==> run a <==
## x_corr
module x_corr #(parameter xi_bits = 12,
                parameter xq_bits = 12,
                parameter yi_bits = 12,
                parameter yq_bits = 12,
                parameter i_bits = 31,
                parameter q_bits = 31,
                parameter length = 102,
                parameter length_counter_bits = 7,
                parameter out_max_bits = 62
                )
   (input clk,
    input                              rst,
    output                             s_axis_tready,
    input [xi_bits - 1:0]              xi,
    input [xq_bits - 1:0]              xq,
    input [yi_bits - 1:0]              yi,
    input [yq_bits - 1:0]              yq,
    input                              m_axis_tvalid,
    input                              m_axis_tready,
    output [out_max_bits - 1:0]        out_max,
    output [length_counter_bits - 1:0] index,
    output                             s_axis_tvalid
    );
clock: 7.8 ns
lec_check: 0
cap_margin: 20
cell_pad_in_sites_detail_placement: 2
cell_pad_in_sites_global_placement: 2
core_aspect_ratio: 1.24
core_margin: 5
core_utilization: 38
gpl_routability_driven: 1
hold_slack_margin: 0.06
max_routing_layer: met5
min_routing_layer: met2
slew_margin: 40
run.sh (not shown) runs the stock make flow with config.mk's settings and CLKGATE_MAP_FILE=.
==> inputs of run b, as changes to run a <==
CELL_PAD_IN_SITES_GLOBAL_PLACEMENT = 1   (was 2)
CORE_ASPECT_RATIO = 0.55   (was 1.24)
CORE_MARGIN = 2   (was 5)
CORE_UTILIZATION = 40   (was 38)
HOLD_SLACK_MARGIN = default   (was 0.06)
MAX_ROUTING_LAYER = met4   (was met5)
SLEW_MARGIN = 20   (was 40)
==> inputs of run c, as changes to run a <==
ABC_AREA = 1   (was default)
CELL_PAD_IN_SITES_DETAIL_PLACEMENT = default   (was 2)
CELL_PAD_IN_SITES_GLOBAL_PLACEMENT = default   (was 2)
CORE_ASPECT_RATIO = default   (was 1.24)
CORE_MARGIN = 2   (was 5)
CORE_UTILIZATION = 72   (was 38)
CTS_CLUSTER_DIAMETER = 398   (was default)
CTS_CLUSTER_SIZE = 100   (was default)
GPL_ROUTABILITY_DRIVEN = default   (was 1)
HOLD_SLACK_MARGIN = default   (was 0.06)
MAX_ROUTING_LAYER = default   (was met5)
MIN_ROUTING_LAYER = default   (was met2)
SLEW_MARGIN = 20   (was 40)
TNS_END_PERCENT = 10   (was default)
==> flow/constraint.sdc (replaced) <==
create_clock -name core_clock -period 2.02 [get_ports {clk}]
set_input_delay 0.4040 -clock core_clock [delete_from_list [all_inputs] [get_ports {clk}]]
set_output_delay 0.4040 -clock core_clock [all_outputs]
set_load 0.01 [all_outputs]
==> inputs of run d, as changes to run a <==
CAP_MARGIN = 30   (was 20)
CELL_PAD_IN_SITES_DETAIL_PLACEMENT = default   (was 2)
CELL_PAD_IN_SITES_GLOBAL_PLACEMENT = default   (was 2)
CORE_ASPECT_RATIO = default   (was 1.24)
CORE_MARGIN = 2   (was 5)
CORE_UTILIZATION = 72   (was 38)
CTS_CLUSTER_DIAMETER = 57   (was default)
CTS_CLUSTER_SIZE = 39   (was default)
GPL_ROUTABILITY_DRIVEN = default   (was 1)
HOLD_SLACK_MARGIN = default   (was 0.06)
MAX_ROUTING_LAYER = default   (was met5)
MIN_ROUTING_LAYER = default   (was met2)
PLACE_DENSITY = 0.63   (was default)
SETUP_SLACK_MARGIN = -0.45   (was default)
SLEW_MARGIN = 20   (was 40)
==> flow/constraint.sdc (replaced) <==
create_clock -name core_clock -period 6.76 [get_ports {clk}]
set_input_delay 1.3520 -clock core_clock [delete_from_list [all_inputs] [get_ports {clk}]]
set_output_delay 1.3520 -clock core_clock [all_outputs]
set_load 0.01 [all_outputs]
==> run summary <==
Notes on the physical implementation.

- The flow ran to the end, but the layout failed its checks.
- The violated checks flagged are setup timing.
- Endpoints with negative setup slack in the final report add up to 42.
- The worst path setup slack after routing is -0.5197 ns, for reference.
- The met3 usage is 0.5067, for reference.
The numbers above come from run a.

==> run summary <==
Flow results are below.

- The flow did not finish.
- It got as far as 5_1_grt and failed there.
- The tool reported: "[ERROR GRT-0232] Routing congestion too high. Check the congestion heatmap in the GUI".
- Per the synthesis report, the dominant area consumer among library cells is sky130_fd_sc_hd__fa_1.
- The synthesized instance count is 16870, for reference.
- Post-synth the commonest register cell is sky130_fd_sc_hd__dfxtp_1.
- The cell sitting at the root of the clock tree is a sky130_fd_sc_hd__clkbuf_16.
- The most instantiated library cell after synthesis is sky130_fd_sc_hd__inv_1, for reference.
The numbers above come from run c.

==> run summary <==
Flow results are below.

- In this run the cell area measured after placement is 0.1317 sq mm.
- The cell area after synthesis is 0.1158 sq mm, for reference.
- The fraction of the yosys area taken by sequential cells is 0.1193, for reference.
- The floorplan step defined a core boundary enclosing 0.2879 sq mm.
- Per the run summary, the flow got no further than 5_1_grt.
- The flow did not finish.
The numbers above come from run b.

==> run summary <==
Notes on the physical implementation.

- The checks that failed: setup timing.
- The flow ran to the end, but the layout failed its checks.
- The total setup violations reported at the end of the flow is 91, for reference.
- The worst path setup slack after routing is -1.190 ns, for reference.
- The met3 usage is 0.09146, for reference.
The numbers above come from run d.



==> inputs of build 92 <==
Starting RTL as in the previous note.
export LEC_CHECK = 0
export ABC_AREA = 1
export CAP_MARGIN = 20
export CELL_PAD_IN_SITES_DETAIL_PLACEMENT = 0
export CORE_ASPECT_RATIO = 1.6
export CORE_MARGIN = 2
export CORE_UTILIZATION = 44
export CTS_CLUSTER_DIAMETER = 97
export GPL_ROUTABILITY_DRIVEN = 0
export PLACE_DENSITY_LB_ADDON = 0.24
export SLEW_MARGIN = 5
export TNS_END_PERCENT = 10
create_clock -name core_clock -period 9.79 [get_ports {clk}]
==> trial 63 (differences from build 92) <==
CELL_PAD_IN_SITES_DETAIL_PLACEMENT = not set   (was 0)
CORE_ASPECT_RATIO = not set   (was 1.6)
CORE_UTILIZATION = 72   (was 44)
CTS_CLUSTER_DIAMETER = 398   (was 97)
GPL_ROUTABILITY_DRIVEN = not set   (was 0)
PLACE_DENSITY_LB_ADDON = not set   (was 0.24)
SLEW_MARGIN = 20   (was 5)
TNS_END_PERCENT = not set   (was 10)
==> flow/constraint.sdc (replaced) <==
create_clock -name core_clock -period 2.43 [get_ports {clk}]
set_input_delay 0.4860 -clock core_clock [delete_from_list [all_inputs] [get_ports {clk}]]
set_output_delay 0.4860 -clock core_clock [all_outputs]
set_load 0.01 [all_outputs]
==> trial 54 (differences from build 92) <==
ABC_AREA = not set   (was 1)
CORE_ASPECT_RATIO = not set   (was 1.6)
CORE_UTILIZATION = 72   (was 44)
CTS_CLUSTER_DIAMETER = 109   (was 97)
CTS_CLUSTER_SIZE = 35   (was not set)
GPL_ROUTABILITY_DRIVEN = 1   (was 0)
MIN_ROUTING_LAYER = met1   (was not set)
PLACE_DENSITY_LB_ADDON = 0.0   (was 0.24)
SETUP_SLACK_MARGIN = 1.81   (was not set)
SLEW_MARGIN = 20   (was 5)
TNS_END_PERCENT = not set   (was 10)
==> flow/constraint.sdc (replaced) <==
create_clock -name core_clock -period 6.24 [get_ports {clk}]
set_input_delay 1.2480 -clock core_clock [delete_from_list [all_inputs] [get_ports {clk}]]
set_output_delay 1.2480 -clock core_clock [all_outputs]
set_load 0.01 [all_outputs]
==> qor summary <==
DIE AREA: trial 63 178800 um2; trial 54 164100 um2; build 92 291500 um2
Worst slack after detailed placement: trial 63 -4.615 ns; trial 54 -1.719 ns; build 92 1.539 ns
Syn Std Cell Area: trial 63 126300 um2; trial 54 115800 um2; build 92 126300 um2
Routability congestion estimate: trial 63 1.039; trial 54 1.010; build 92 -
Area of the synthesized netlist per yosys stat: trial 63 126300 um2; trial 54 115800 um2; build 92 126300 um2
Number of nets in the synthesized netlist: trial 63 20160; trial 54 16120; build 92 20160
Clock buffers created by TritonCTS: trial 63 81; trial 54 36; build 92 77
Count of cell types in the netlist: trial 63 58; trial 54 100; build 92 58
Placed wire-length estimate after detailed placement: trial 63 338.4 mm; trial 54 285.4 mm; build 92 320.4 mm
Number of standard-cell rows in the floorplan: trial 63 153; trial 54 147; build 92 248
Number of cells after detailed placement: trial 63 20480; trial 54 16130; build 92 20340
Sequential share of the synthesized area: trial 63 10.94%; trial 54 11.93%; build 92 10.94%
Run status: trial 63 aborted with a tool error; trial 54 aborted with a tool error; build 92 no timing/DRC/antenna violations
Failing step: trial 63 global routing (5_1_grt); trial 54 global routing (5_1_grt); build 92 -
Adder-cell area share of the yosys netlist: trial 63 46.48%; trial 54 50.71%; build 92 46.48%
Fraction of synthesized cell area in xor and xnor cells: trial 63 1.414%; trial 54 2.821%; build 92 1.414%
Compound-Gate Fraction of Synth Area: trial 63 6.797%; trial 54 8.072%; build 92 6.797%
CTS H-Tree Depth: trial 63 3; trial 54 2; build 92 3
Vertical die size: trial 63 422.9 um; trial 54 405.0 um; build 92 681.8 um
Post-CTS Setup Repair Bufs: trial 63 106; trial 54 149; build 92 0
Dpl cell area: trial 63 144900 um2; trial 54 131900 um2; build 92 131400 um2
Fp util: trial 63 72.59%; trial 54 72.29%; build 92 44.25%


==> v25 <==
Starting RTL as in the previous note.
==> flow/design.v (excerpt) <==
module x_corr #(parameter xi_bits = 12,
                parameter xq_bits = 12,
                parameter yi_bits = 12,
                parameter yq_bits = 12,
                parameter i_bits = 31,
                parameter q_bits = 31,
                parameter length = 102,
                parameter length_counter_bits = 7,
                parameter out_max_bits = 62
                )
   (input clk,
    input                              rst,
    output                             s_axis_tready,
    input [xi_bits - 1:0]              xi,
    input [xq_bits - 1:0]              xq,
    input [yi_bits - 1:0]              yi,
    input [yq_bits - 1:0]              yq,
    input                              m_axis_tvalid,
    input                              m_axis_tready,
    output [out_max_bits - 1:0]        out_max,
    output [length_counter_bits - 1:0] index,
    output                             s_axis_tvalid
    );
clock: 6.76 ns
lec_check: 0
abc_area: 1
cap_margin: 20
core_margin: 2
core_utilization: 72
cts_cluster_diameter: 57
place_density_lb_addon: 0.18
setup_slack_margin: 0.69
slew_margin: 20
==> v5: changes against v25 <==
- ABC_AREA: 1 -> unset
- CORE_UTILIZATION: 72 -> 58
- CTS_CLUSTER_DIAMETER: 57 -> unset
- HOLD_SLACK_MARGIN: unset -> 0.29
- MAX_ROUTING_LAYER: unset -> met4
- PLACE_DENSITY_LB_ADDON: 0.18 -> unset
- SETUP_SLACK_MARGIN: 0.69 -> -0.64
==> flow/constraint.sdc (replaced) <==
create_clock -name core_clock -period 7.63 [get_ports {clk}]
set_input_delay 1.5260 -clock core_clock [delete_from_list [all_inputs] [get_ports {clk}]]
set_output_delay 1.5260 -clock core_clock [all_outputs]
set_load 0.01 [all_outputs]
==> v21: changes against v25 <==
- ABC_AREA: 1 -> unset
- CAP_MARGIN: 20 -> 30
- CORE_ASPECT_RATIO: unset -> 0.65
- CORE_UTILIZATION: 72 -> 18
- CTS_CLUSTER_DIAMETER: 57 -> unset
- GPL_ROUTABILITY_DRIVEN: unset -> 0
- GPL_TIMING_DRIVEN: unset -> 0
- PLACE_DENSITY_LB_ADDON: 0.18 -> 0.04
- SETUP_SLACK_MARGIN: 0.69 -> unset
==> flow/constraint.sdc (replaced) <==
create_clock -name core_clock -period 15.3 [get_ports {clk}]
set_input_delay 3.0600 -clock core_clock [delete_from_list [all_inputs] [get_ports {clk}]]
set_output_delay 3.0600 -clock core_clock [all_outputs]
set_load 0.01 [all_outputs]
==> flow_summary.ini <==
; synthesis and place-and-route metrics
[logic_synthesis]
top_cells_by_count = inv_1, fa_1, nand2_1, ha_1, nor2_1
netlist-cell-type-count = 100
syn_area_sq_mm = 0.1158
postSynthCellCount = 12822
avgSynthCellArea_sq_um = 9.032
syn_nets = 16115
adder_share_pct = 50.71
ys_sh_aoi_pct = 8.072
top_cells_by_area = fa_1, dfxtp_1, inv_1, ha_1, nand2_1
yosys_area_sq_mm = 0.1158

[global_route]
grt.busiest_layer = met1
grtUsageMet1_pct = 34.47

[die]
row_count = 237
fp.dieH_um = 650.7

[cts]
cts_setup_buffers = 0

[placed_design]
place_hpwl_mm = 550.9

[status]
outcome = finished clean
Source of the figures above: v21

==> flow_summary.ini <==
; flow metrics
[status]
outcome = did not finish
haltStage = 5_1_grt
toolErrorMsg = [ERROR GRT-0232] Routing congestion too high. Check the congestion heatmap in the GUI.

[logic_synthesis]
netlist-cell-type-count = 58
top_cells_by_area = fa_1, inv_1, nand2_1, dfxtp_1, ha_1
postSynthCellCount = 16865
syn_area_sq_mm = 0.1263
avgSynthCellArea_sq_um = 7.490
adder_share_pct = 46.48

[placed_design]
place_hpwl_mm = 315.8

[global_route]
grt.busiest_layer = met2
grtUsageMet1_pct = 74.47

[die]
row_count = 153
Source of the figures above: v25

==> flow_summary.ini <==
; synthesis and place-and-route metrics
[logic_synthesis]
postSynthCellCount = 12822
top_cells_by_area = fa_1, dfxtp_1, inv_1, ha_1, nand2_1
adder_share_pct = 50.71
avgSynthCellArea_sq_um = 9.032
syn_area_sq_mm = 0.1158
syn_nets = 16115
netlist-cell-type-count = 100

[die]
row_count = 164

[status]
so_faults = negative setup slack
outcome = complete, but fails checks

[timing]
fin_ws_ns = -0.3640
setup-violations-final = 46
Source of the figures above: v5



==> cedar <==
==> flow/design.v <==
`timescale 1ns/1ns
module cpx_multiply #(parameter xi_bits = 12,
		                  parameter xq_bits = 12,
		                  parameter yi_bits = 12,
		                  parameter yq_bits = 12,
		                  parameter i_bits = 24,
		                  parameter q_bits = 24
		                  )
   (input clk,
    input                      rst,
    input                      m_axis_tready,
    input                      m_axis_tvalid,
    input signed [xi_bits-1:0] xi,
    input signed [xq_bits-1:0] xq,
    input signed [yi_bits-1:0] yi,
    input signed [yq_bits-1:0] yq,
    output reg                 s_axis_tready,
    output signed [i_bits-1:0] i,
    output signed [q_bits-1:0] q,
    output reg                 s_axis_tvalid
    );
   reg [2:0]                   pipeline;
   reg signed [(xi_bits + yi_bits)-1:0] 	   i_sub;
   reg signed [(xi_bits + yi_bits)-1:0]      i_sub_out;
   reg signed [(xq_bits + yq_bits)-1:0]      q_add;
   reg signed [(xq_bits + yq_bits)-1:0]      q_add_out;
   reg signed [(xi_bits + yi_bits)-1:0]      xu;
   reg signed [(xi_bits + yi_bits)-1:0]      xu_out;
   reg signed [(xq_bits + yq_bits)-1:0]      yv;
   reg signed [(xq_bits + yq_bits)-1:0]      yv_out;
   reg signed [(xi_bits + yq_bits)-1:0]      xv;
   reg signed [(xi_bits + yq_bits)-1:0]      xv_out;
   reg signed [(xq_bits + yi_bits)-1:0]      yu;
   reg signed [(xq_bits + yi_bits)-1:0]      yu_out;
   assign i = i_sub_out[(xi_bits+yi_bits)-1: (xi_bits+yi_bits-i_bits)];
   assign q = q_add_out[(xq_bits+yq_bits)-1: (xq_bits+yq_bits-q_bits)];
   always @(posedge clk) begin
      if (rst) begin
         xu <= 'd0;
         yv <= 'd0;
         xv <= 'd0;
         yu <= 'd0;
      end else if (m_axis_tvalid & s_axis_tready) begin
         xu <= xi * yi;
         yv <= xq * yq;
         xv <= xi * yq;
         yu <= xq * yi;
      end else begin
         xu <= xu;
         yv <= yv;
         xv <= xv;
         yu <= yu;
      end  
   end
   always @(posedge clk) begin
      if (rst) begin
         xu_out <= 'd0;
         yv_out <= 'd0;
         xv_out <= 'd0;
         yu_out <= 'd0;
         i_sub <= 'd0;
         i_sub_out <= 'd0;
         q_add <= 'd0;
         q_add_out <= 'd0;
      end else if(m_axis_tready) begin
         xu_out <= xu;
         yv_out <= yv;
         xv_out <= xv;
         yu_out <= yu;
         i_sub <= xu_out - yv_out;
         i_sub_out <= i_sub;
         q_add <= xv_out + yu_out;
         q_add_out <= q_add;
      end  
      else begin
         xu_out <= xu_out;
         yv_out <= yv_out;
         xv_out <= xv_out;
         yu_out <= yu_out;
         i_sub <= i_sub;
         i_sub_out <= i_sub_out;
         q_add <= q_add;
         q_add_out <= q_add_out;
      end  
   end  
   always @(posedge clk) begin
      if (rst) begin
         pipeline <= 3'b0;
         s_axis_tvalid <= 1'b0;
      end else begin
         if(m_axis_tvalid & s_axis_tready) begin
            pipeline <= (pipeline << 1) | {2'b00, m_axis_tready};
         end else if (m_axis_tready) begin
            pipeline <= (pipeline << 1);
         end
         s_axis_tvalid <= pipeline[2];
      end
   end  
   always @(posedge clk) begin
      if (rst) begin
         s_axis_tready <= 1'b0;
      end else begin
         s_axis_tready <= m_axis_tready | ~pipeline[0];
      end
   end
endmodule  
`timescale 1ns/1ns
module dot_prod_pip #(parameter xi_bits = 12,
                      parameter xq_bits = 12,
                      parameter yi_bits = 12,
                      parameter yq_bits = 12,
                      parameter i_bits = 24,
                      parameter q_bits = 24,
                      parameter dot_length = 5,
                      parameter dot_length_counter_bits = 3,
                      parameter sum_i_bits = 24,
                      parameter sum_q_bits = 24
                      )
   (input clk,
    input                          rst,
    input                          m_axis_product_tready,
    input                          m_axis_x_tvalid,
    input [xi_bits - 1:0]          xi,
    input [xq_bits - 1:0]          xq,
    input                          m_axis_y_tvalid,
    input [yi_bits - 1:0]          yi,
    input [yq_bits - 1:0]          yq,
    output reg                     s_axis_product_tvalid,
    output reg signed [i_bits-1:0] i,
    output reg signed [q_bits-1:0] q
    );
   wire                            cpx_m_axis_tvalid;
   wire signed [xi_bits + yi_bits -1:0] mult_out_i;
   wire signed [xq_bits + yq_bits -1:0] mult_out_q;
   wire signed [sum_i_bits - 1:0]       mult_out_i_extended;
   wire signed [sum_q_bits - 1:0]       mult_out_q_extended;
   reg signed [sum_i_bits - 1:0]        sum_i;
   reg signed [sum_q_bits - 1:0]        sum_q;
   reg [dot_length_counter_bits:0]      dot_length_counter;
   wire [31:0]                          dot_length_counter_extended;
   wire                                 s_axis_cpx_tvalid;
   wire                                 s_axis_cpx_tready;
   assign cpx_m_axis_tvalid = m_axis_x_tvalid & m_axis_y_tvalid;
   assign mult_out_i_extended = { {(sum_i_bits - (xi_bits + yi_bits)){mult_out_i[xi_bits + yi_bits - 1]}}, mult_out_i};
   assign mult_out_q_extended = { {(sum_q_bits - (xq_bits + yq_bits)){mult_out_q[xq_bits + yq_bits - 1]}}, mult_out_q};
   assign dot_length_counter_extended = { {(31 - dot_length_counter_bits){dot_length_counter[dot_length_counter_bits]}}, dot_length_counter};
   cpx_multiply #(.xi_bits(xi_bits),
                  .xq_bits(xq_bits),
                  .yi_bits(yi_bits),
                  .yq_bits(yq_bits),
                  .i_bits(xi_bits + yi_bits),
                  .q_bits(xq_bits + yq_bits)) cpx_multiply_dot_pip(.clk(clk),
                                                                   .rst(rst),
                                                                   .m_axis_tready(m_axis_product_tready),
                                                                   .m_axis_tvalid(cpx_m_axis_tvalid),
                                                                   .xi(xi),
                                                                   .xq(xq),
                                                                   .yi(yi),
                                                                   .yq(yq),
                                                                   .i(mult_out_i),
                                                                   .q(mult_out_q),
                                                                   .s_axis_tready(s_axis_cpx_tready),
                                                                   .s_axis_tvalid(s_axis_cpx_tvalid));
   always @(posedge clk) begin
      if (rst) begin
         dot_length_counter <= -'d1;
         sum_i <= 'd0;
         sum_q <= 'd0;
      end
      else if (s_axis_cpx_tvalid && m_axis_product_tready) begin
         if (dot_length_counter_extended < (dot_length - 1)) begin
            dot_length_counter <= dot_length_counter + 1'b1;
            sum_i <= sum_i + mult_out_i_extended;
            sum_q <= sum_q + mult_out_q_extended;
         end
         else begin
            dot_length_counter <= 'd0;
            sum_i <= mult_out_i_extended;
            sum_q <= mult_out_q_extended;
         end  
      end  
      else if (m_axis_product_tready) begin
         if(dot_length_counter_extended == (dot_length - 1)) begin
            dot_length_counter <= 'd0;
            sum_i <= 'd0;
            sum_q <= 'd0;
         end
      end
   end  
   always @(posedge clk) begin
      if (rst) begin
         s_axis_product_tvalid <= 1'b0;
         i <= 'd0;
         q <= 'd0;
      end
      else if(dot_length_counter_extended == (dot_length - 1)) begin
         s_axis_product_tvalid <= 1'b1;
         i <= sum_i[sum_i_bits - 1:(sum_i_bits - i_bits)];
         q <= sum_q[sum_q_bits - 1:(sum_q_bits - q_bits)];
      end
      else begin
         s_axis_product_tvalid <= 1'b0;
         i <= i;
         q <= q;
      end
   end
endmodule  
`timescale 1ns/1ns
module arg_max #(parameter buffer_length = 10,
                 parameter index_bits = 4,
                 parameter out_max_bits = 4,
                 parameter i_bits = 12,
                 parameter q_bits = 12
                 )
   (input clk,
    input                           rst,
    input                           m_axis_tvalid,
    input signed [i_bits - 1:0]     xi,
    input signed [q_bits - 1:0]     xq,
    output reg                      s_axis_tready,
    input                           m_axis_tready,
    output reg [out_max_bits - 1:0] out_max,
    output reg [index_bits-1:0]     index,
    output reg                      s_axis_tvalid
    );
   reg signed [index_bits:0]        icounter;
   wire signed [31:0]               icounter_extended;
   reg [i_bits + i_bits - 2:0]      i_square;
   reg [q_bits + q_bits - 2:0]      q_square;
   reg [out_max_bits - 1:0]         argsum;
   reg                              sq_stage_valid;
   reg                              sum_stage_valid;
   reg                              cmp_stage_valid;
   wire                             result_collected;
   reg                              result_collected_buff;
   wire                             result_collected_cond;
   assign icounter_extended = { {(31 - index_bits){icounter[index_bits]}}, icounter};
   assign result_collected = s_axis_tvalid & m_axis_tready;
   assign result_collected_cond = result_collected | result_collected_buff;
   always @(posedge clk) begin
      if (rst) begin
         s_axis_tready <= 1'b0;
      end
      else if (icounter_extended < buffer_length) begin
         s_axis_tready <= 1'b1;
      end
      else if ((icounter_extended == buffer_length) | result_collected_cond) begin
         s_axis_tready <= 1'b1;
      end
      else begin
         s_axis_tready <= 1'b0;
      end
   end
   always @(posedge clk) begin
      if (rst) begin
         i_square <= 'd0;
         q_square <= 'd0;
         sq_stage_valid <= 1'b0;
      end
      else if (m_axis_tvalid & (s_axis_tready)) begin
         i_square <= xi * xi;
         q_square <= xq * xq;
         sq_stage_valid <= 1'b1;
      end else begin
         i_square <= i_square;
         q_square <= q_square;
         sq_stage_valid <= 1'b0;
      end
   end
   always @(posedge clk) begin
      if (rst) begin
         argsum <= 'd0;
         sum_stage_valid <= 1'b0;
      end
      else if (sq_stage_valid) begin
         argsum <= i_square + q_square;
         sum_stage_valid <= 1'b1;
      end
      else if ((icounter_extended == buffer_length -1) && !sq_stage_valid) begin
         argsum <= 'd0;
         sum_stage_valid <= 1'b0;
      end
      else begin
         argsum <= argsum;
         sum_stage_valid <= 1'b0;
      end
   end
   always @(posedge clk) begin
      if (rst) begin
         index <= 'd0;
         out_max <= 'd0;
         cmp_stage_valid <= 1'b0;
      end
      else if ((icounter_extended == 'd0) && !sum_stage_valid && result_collected_cond) begin
         index <= 'd0;
         out_max <= argsum;
         cmp_stage_valid <= 1'b0;
      end
      else if ((argsum > out_max) && sum_stage_valid) begin
         index <= icounter[index_bits - 1:0];
         out_max <= argsum;
         cmp_stage_valid <= 1'b1;
      end
      else if (sum_stage_valid) begin
         index <= index;
         out_max <= out_max;
         cmp_stage_valid <= 1'b1;
      end
      else begin
         index <= index;
         out_max <= out_max;
         cmp_stage_valid <= 1'b0;
      end
   end  
   always @(posedge clk) begin
      if (rst) begin
         icounter <= 'd0;
      end
      else if (icounter_extended < (buffer_length - 1)) begin
         if (sum_stage_valid) begin
            icounter <= icounter + 1'b1;
         end else begin
            icounter <= icounter;
         end
      end
      else if (icounter_extended == (buffer_length - 1)) begin
         icounter <= 'd0;
      end else begin
         icounter <= icounter;
      end
   end  
   always @(posedge clk) begin
      if (rst) begin
         result_collected_buff <= 1'b0;
         s_axis_tvalid <= 1'b0;
      end
      else begin
         result_collected_buff <= result_collected;
         if (result_collected_cond) begin
            s_axis_tvalid <= 1'b0;
         end
         else if (icounter_extended == (buffer_length - 1)) begin
            s_axis_tvalid <= 1'b1;
         end
         else begin
            s_axis_tvalid <= s_axis_tvalid;
         end
      end
   end
endmodule  
`timescale 1ns/1ns
module x_corr #(parameter xi_bits = 12,
                parameter xq_bits = 12,
                parameter yi_bits = 12,
                parameter yq_bits = 12,
                parameter i_bits = 31,
                parameter q_bits = 31,
                parameter length = 102,
                parameter length_counter_bits = 7,
                parameter out_max_bits = 62
                )
   (input clk,
    input                              rst,
    output                             s_axis_tready,
    input [xi_bits - 1:0]              xi,
    input [xq_bits - 1:0]              xq,
    input [yi_bits - 1:0]              yi,
    input [yq_bits - 1:0]              yq,
    input                              m_axis_tvalid,
    input                              m_axis_tready,
    output [out_max_bits - 1:0]        out_max,
    output [length_counter_bits - 1:0] index,
    output                             s_axis_tvalid
    );
   wire                                s_axis_product_tvalid;
   wire                                m_axis_x_tvalid;
   wire                                m_axis_y_tvalid;
   wire                                m_axis_product_tready;
   wire signed [31 - 1:0] i;
   wire signed [31 - 1:0] q;
   assign m_axis_x_tvalid = m_axis_tvalid;
   assign m_axis_y_tvalid = m_axis_tvalid;
   assign m_axis_product_tready = s_axis_tready;
   dot_prod_pip #(.xi_bits(12),
                  .xq_bits(12),
                  .yi_bits(12),
                  .yq_bits(12),
                  .i_bits(31),
                  .q_bits(31),
                  .dot_length(100),
                  .dot_length_counter_bits(7),
                  .sum_i_bits(31),
                  .sum_q_bits(31)
                  ) dp_x_corr (.clk(clk),
                               .rst(rst),
                               .m_axis_product_tready(m_axis_product_tready),
                               .m_axis_x_tvalid(m_axis_x_tvalid),
                               .xi(xi),
                               .xq(xq),
                               .m_axis_y_tvalid(m_axis_y_tvalid),
                               .yi(yi),
                               .yq(yq),
                               .s_axis_product_tvalid(s_axis_product_tvalid),
                               .i(i),
                               .q(q)
                               );
                                  arg_max #(.buffer_length(length),
                                            .index_bits(length_counter_bits),
                                            .out_max_bits(out_max_bits),
                                            .i_bits(31),
                                            .q_bits(31)) arg_max_xc(.clk(clk),
                                                                    .rst(rst),
                                                                    .m_axis_tvalid(s_axis_product_tvalid),
                                                                    .xi(i),
                                                                    .xq(q),
                                                                    .s_axis_tready(s_axis_tready),
                                                                    .m_axis_tready(m_axis_tready),
                                                                    .out_max(out_max),
                                                                    .index(index),
                                                                    .s_axis_tvalid(s_axis_tvalid)
                                                                    );
endmodule  
==> flow/run.sh <==
#!/bin/bash
# the make line also repeats each setting of config.mk as NAME=value (left out here)
make -C /OpenROAD-flow-scripts/flow DESIGN_CONFIG=/design/flow/config.mk WORK_HOME=/design/flow/orfs CLKGATE_MAP_FILE= finish
==> flow/config.mk <==
export PLATFORM = sky130hd
export DESIGN_NAME = x_corr
export DESIGN_NICKNAME = x_corr
export VERILOG_FILES = /design/flow/design.v
export SDC_FILE = /design/flow/constraint.sdc
export NUM_CORES = 4
export LEC_CHECK = 0
export CAP_MARGIN = 20
export CELL_PAD_IN_SITES_DETAIL_PLACEMENT = 2
export CELL_PAD_IN_SITES_GLOBAL_PLACEMENT = 2
export CORE_ASPECT_RATIO = 1.24
export CORE_MARGIN = 2
export CORE_UTILIZATION = 40
export GPL_ROUTABILITY_DRIVEN = 1
export MAX_ROUTING_LAYER = met4
export MIN_ROUTING_LAYER = met2
export SLEW_MARGIN = 0
==> flow/constraint.sdc <==
create_clock -name core_clock -period 7.8 [get_ports {clk}]
set_input_delay 1.5600 -clock core_clock [delete_from_list [all_inputs] [get_ports {clk}]]
set_output_delay 1.5600 -clock core_clock [all_outputs]
set_load 0.01 [all_outputs]
==> zinc: changes against cedar <==
==> flow/config.mk (replaced) <==
export PLATFORM = sky130hd
export DESIGN_NAME = x_corr
export DESIGN_NICKNAME = x_corr
export VERILOG_FILES = /design/flow/design.v
export SDC_FILE = /design/flow/constraint.sdc
export NUM_CORES = 4
export LEC_CHECK = 0
export CAP_MARGIN = 20
export CORE_MARGIN = 2
export CORE_UTILIZATION = 19
export SLEW_MARGIN = 20
==> flow/constraint.sdc (replaced) <==
create_clock -name core_clock -period 9.08 [get_ports {clk}]
set_input_delay 1.8160 -clock core_clock [delete_from_list [all_inputs] [get_ports {clk}]]
set_output_delay 1.8160 -clock core_clock [all_outputs]
set_load 0.01 [all_outputs]
==> flow_metrics.tcl <==
# collected from the flow reports
set metrics [dict create \
    required_ns 9.68 \
    placed_cells 20700 \
    nClkBuffers 90 \
    nonClkBufAreaFrac 0.0264 \
    dr_wl_met2_um 139000 \
    cpMaxStageDelayCell "dfxtp_1" \
    status "no timing/DRC/antenna violations" \
    vias 84100 \
    clock_area_frac 0.0198 \
    regToRegSetupSlack_ns 0.51 \
    use_met2 0.162 \
    wirelength_um 316000 \
    power.share.clock 0.190 \
    fin_area_um2 130000 \
    rows 286 \
    clk_pin_slew_ns 0.08 \
    timing.final.ws_setup_ns 0.506 \
    via_per_inst 4.03 \
    fmax_mhz 117 \
    die.size.y_um 785 \
    numCtsBuffers 71 \
    powerDensity_nw_per_um2 135 \
]
# the run above: zinc

==> flow_metrics.tcl <==
# collected from the flow reports
set metrics [dict create \
    use_met2 0.625 \
    nonClkBufAreaFrac 0.104 \
    numCtsBuffers 81 \
    setup_violations 47 \
    placed_cells 17400 \
    status "failed layout checks" \
    rows 220 \
    required_ns 8.41 \
    timing.final.ws_setup_ns -0.766 \
    die.size.y_um 603 \
    regToRegSetupSlack_ns -0.77 \
    vias 132000 \
    so_faults "setup timing" \
    nClkBuffers 106 \
    wirelength_um 501000 \
]
# the run above: cedar

